==> maple: inputs <==
==> flow/design.v <==
`timescale 1ns / 1ps
module PC(
    input clk,                  
    input rst,                  
    input load,                 
    input [15:0] data,          
    output reg [15:0] count     
);
    always @(posedge clk or posedge rst) begin
        if (rst) begin
            count <= 16'b0;     
        end else if (load) begin
            count <= data;      
        end else begin
            count <= count + 1;  
        end
    end
endmodule
module ControlUnit (
    input [3:0] opcode,       
    output reg mem_read,      
    output reg mem_write,     
    output reg reg_write,     
    output reg [3:0] alu_op,  
    output reg pc_write,      
    output reg branch_eq,     
    output reg branch_ne,     
    output reg imm_load       
);
    always @(*) begin
        mem_read = 0;
        mem_write = 0;
        reg_write = 0;
        alu_op = 4'b0000;
        pc_write = 0;
        branch_eq = 0;
        branch_ne = 0;
        imm_load = 0;
        case (opcode)
            4'b0000: begin  
                alu_op = 4'b0000;  
                reg_write = 1;
            end
            4'b0001: begin  
                alu_op = 4'b0001;  
                reg_write = 1;
            end
            4'b0010: begin  
                alu_op = 4'b0010;  
                reg_write = 1;
            end
            4'b0011: begin  
                alu_op = 4'b0011;  
                reg_write = 1;
            end
            4'b0100: begin  
                alu_op = 4'b0100;  
                reg_write = 1;
            end
            4'b0101: begin  
                alu_op = 4'b0101;  
                reg_write = 1;
            end
            4'b0110: begin  
                alu_op = 4'b0110;  
                reg_write = 1;
            end
            4'b0111: begin  
                alu_op = 4'b0111;  
                reg_write = 1;
            end
            4'b1000: begin  
                alu_op = 4'b1000;  
                mem_read = 1;
                reg_write = 1;
            end
            4'b1001: begin  
                alu_op = 4'b1001;  
                mem_write = 1;
            end
            4'b1010: begin  
                alu_op = 4'b1010;  
                reg_write = 1;
            end
            4'b1011: begin  
                imm_load = 1;
                reg_write = 1;
            end
            4'b1100: begin  
                alu_op = 4'b1100;  
                pc_write = 1;
            end
            4'b1101: begin  
                alu_op = 4'b1101;  
                branch_eq = 1;
            end
            4'b1110: begin  
                alu_op = 4'b1110;  
                branch_ne = 1;
            end
            4'b1111: begin  
            end
            default: begin
                alu_op = 4'b0000;
            end
        endcase
        if (mem_write) begin
            pc_write = 0;  
        end
        if (mem_read) begin
            pc_write = 0;  
        end
    end
endmodule
`timescale 1ns / 1ps
module RegisterFile(
    input clk,                      
    input rst,                      
    input [3:0] read_addr1,         
    input [3:0] read_addr2,         
    input [3:0] write_addr,         
    input [15:0] write_data,        
    input write_enable,             
    output reg [15:0] read_data1,   
    output reg [15:0] read_data2    
);
    reg [15:0] registers [0:15];
    always @(*) begin
        read_data1 = registers[read_addr1];
        read_data2 = registers[read_addr2];
    end
    always @(posedge clk or posedge rst) begin
        if (rst) begin
         integer i;
            for (i = 0; i < 16; i = i + 1) begin
                registers[i] <= 16'b0;
            end
        end else if (write_enable) begin
            registers[write_addr] <= write_data;
        end
    end
endmodule
`timescale 1ns / 1ps
module alu(
    input clk,                
    input rst,                
    input load,               
    input en,                 
    input wr_en,              
    input [3:0] OPsel,        
    input [15:0] A,           
    input [15:0] B,           
    output reg [15:0] result,  
    output reg Z,             
    output reg N,             
    output reg C,             
    output reg V,             
    output [15:0] pc_out,     
    output [15:0] mem_data,   
    output        mem_en,      
    output        mem_wr_en,   
    output [15:0] mem_addr,    
    output [15:0] mem_wr_data, 
    input  [15:0] mem_rd_data  
);
    reg pc_load;  
    PC pc_inst(
        .clk(clk),
        .rst(rst),
        .load(pc_load),
        .data(B),        
        .count(pc_out)   
    );
    reg [15:0] wr_data;  
    assign mem_en      = en;
    assign mem_wr_en   = wr_en;
    assign mem_addr    = B;        
    assign mem_wr_data = wr_data;
    assign mem_data    = mem_rd_data;  
    always @(*) begin
        result = 16'b0;
        wr_data = A;
        pc_load = 0;
        Z = 0;
        N = 0;
        C = 0;
        V = 0;
        case (OPsel)
            4'b0000: begin  
                {C, result} = A + B;                 
                V = (~A[15] & ~B[15] & result[15]) | (A[15] & B[15] & ~result[15]);  
            end
            4'b0001: begin  
                {C, result} = A - B;                 
                V = (A[15] & ~B[15] & ~result[15]) | (~A[15] & B[15] & result[15]);  
            end
            4'b0010: result = A * B;                 
            4'b0011: result = (B != 0) ? A / B : 16'b0;  
            4'b0100: result = A & B;                 
            4'b0101: result = A | B;                 
            4'b0110: result = A ^ B;                 
            4'b0111: result = ~A;                    
            4'b1000: result = mem_data;              
            4'b1001: wr_data = A;                    
            4'b1100: begin                           
                pc_load = 1;                         
            end
            4'b1101: begin                           
                if (!Z)
                    pc_load = 1;                     
            end
            4'b1110: begin                           
                if (Z)
                    pc_load = 1;                     
            end
            4'b1111: ;                               
            default: result = 16'b0;                 
        endcase
        Z = (result == 16'b0) ? 1'b1 : 1'b0;   
        N = result[15];                        
    end
endmodule
`timescale 1ns / 1ps
module Datapath(
    input clk,
    input rst,
    input [15:0] gpio_in,
    output [15:0] gpio_out,
    output [15:0] imem_addr,
    input  [15:0] imem_rdata,
    output        dmem_en,
    output        dmem_we,
    output [15:0] dmem_addr,
    output [15:0] dmem_wdata,
    input  [15:0] dmem_rdata
);
    wire [15:0] instruction;
    wire [3:0] opcode;
    wire [3:0] rs1, rs2, rd;
    wire [15:0] imm;
    wire [15:0] A, B;
    wire [15:0] alu_result;
    wire [15:0] mem_data;
    wire [15:0] pc_out;
    wire mem_read, mem_write, reg_write, pc_write, branch_eq, branch_ne, imm_load;
    wire [3:0] alu_op;
    PC pc_inst (
        .clk(clk),
        .rst(rst),
        .load(pc_write),
        .data(alu_result),    
        .count(pc_out)
    );
    assign imem_addr = pc_out;
    assign instruction = imem_rdata;
    assign opcode = instruction[15:12];
    assign rs1 = instruction[11:8];
    assign rs2 = instruction[7:4];
    assign rd = instruction[3:0];
    assign imm = instruction[7:0];  
    ControlUnit cu (
        .opcode(opcode),
        .mem_read(mem_read),
        .mem_write(mem_write),
        .reg_write(reg_write),
        .alu_op(alu_op),
        .pc_write(pc_write),
        .branch_eq(branch_eq),
        .branch_ne(branch_ne),
        .imm_load(imm_load)
    );
    RegisterFile rf (
        .clk(clk),
        .rst(rst),
        .read_addr1(rs1),
        .read_addr2(rs2),
        .write_addr(rd),
        .write_data(alu_result),    
        .write_enable(reg_write),
        .read_data1(A),
        .read_data2(B)
    );
    alu alu_inst (
        .clk(clk),
        .rst(rst),
        .load(pc_write),
        .en(mem_read | mem_write),
        .wr_en(mem_write),
        .OPsel(alu_op),
        .A(A),
        .B(B),
        .result(alu_result),
        .Z(),
        .N(),
        .C(),
        .V(),
        .pc_out(),      
        .mem_data(mem_data),
        .mem_en(dmem_en),
        .mem_wr_en(dmem_we),
        .mem_addr(dmem_addr),
        .mem_wr_data(dmem_wdata),
        .mem_rd_data(dmem_rdata)
    );
    assign gpio_out = A;   
endmodule
==> flow/run.sh <==
#!/bin/bash
# the make line also repeats each setting of config.mk as NAME=value (left out here)
make -C /OpenROAD-flow-scripts/flow DESIGN_CONFIG=/design/flow/config.mk WORK_HOME=/design/flow/orfs CLKGATE_MAP_FILE= finish
==> flow/config.mk <==
export PLATFORM = sky130hd
export DESIGN_NAME = Datapath
export DESIGN_NICKNAME = Datapath
export VERILOG_FILES = /design/flow/design.v
export SDC_FILE = /design/flow/constraint.sdc
export NUM_CORES = 4
export LEC_CHECK = 0
export CAP_MARGIN = 20
export CORE_MARGIN = 2
export CORE_UTILIZATION = 63
export MAX_ROUTING_LAYER = met4
export SLEW_MARGIN = 20
==> flow/constraint.sdc <==
create_clock -name core_clock -period 35.9 [get_ports {clk}]
set_input_delay 7.1800 -clock core_clock [delete_from_list [all_inputs] [get_ports {clk}]]
set_output_delay 7.1800 -clock core_clock [all_outputs]
set_load 0.01 [all_outputs]
==> inputs of juniper, as changes to maple <==
==> flow/config.mk (replaced) <==
export PLATFORM = sky130hd
export DESIGN_NAME = Datapath
export DESIGN_NICKNAME = Datapath
export VERILOG_FILES = /design/flow/design.v
export SDC_FILE = /design/flow/constraint.sdc
export NUM_CORES = 4
export LEC_CHECK = 0
export ABC_AREA = 1
export CAP_MARGIN = 20
export CORE_ASPECT_RATIO = 0.5
export CORE_MARGIN = 2
export CORE_UTILIZATION = 72
export CTS_CLUSTER_DIAMETER = 362
export CTS_CLUSTER_SIZE = 100
export PLACE_DENSITY = 0.35
export SETUP_SLACK_MARGIN = 2.47
export SLEW_MARGIN = 20
export TNS_END_PERCENT = 5
==> flow/constraint.sdc (replaced) <==
create_clock -name core_clock -period 24.0 [get_ports {clk}]
set_input_delay 4.8000 -clock core_clock [delete_from_list [all_inputs] [get_ports {clk}]]
set_output_delay 4.8000 -clock core_clock [all_outputs]
set_load 0.01 [all_outputs]
==> results <==
Portion of netlist area occupied by mux cells: juniper 7.002%; maple 5.470%
Die X-Extent: juniper 280.3 um; maple 215.9 um
Post-synth top area share: juniper 24.77%; maple 24.06%
XOR Share, Synth: juniper 3.824%; maple 3.799%
Aoi share: juniper 10.25%; maple 24.20%
Ys cells: juniper 3864; maple 3449
DPL Wire Length: juniper 97020 um; maple 89250 um
Global placer's final weighted congestion: juniper 1.174; maple 1.083
Outcome: juniper aborted with a tool error; maple failed layout checks
Failing step: juniper clock tree synthesis; maple -
Reasons for failing layout checks: juniper -; maple setup timing
Mean cell area of the mapped netlist: juniper 7.112 um2; maple 8.204 um2
Number of instances in the placed design: juniper 5138; maple 4517
Fraction of the mapped netlist area in simple logic gates: juniper 28.55%; maple 19.18%
Chip Area: juniper 0.03984 mm2; maple 0.04662 mm2
Instance tally after logic synthesis: juniper 3864; maple 3449
Mapped Area: juniper 0.02748 mm2; maple 0.02829 mm2
Part of the Yosys area used for sequential elements: juniper 24.77%; maple 24.06%
Number of unique standard cell types used by synthesis: juniper 65; maple 120
Starting density of the core: juniper 73.34%; maple 63.85%
Nets at Floorplan: juniper 4231; maple 3816
Num rows: juniper 50; maple 77
Yosys synthesis chip area: juniper 0.02748 mm2; maple 0.02829 mm2
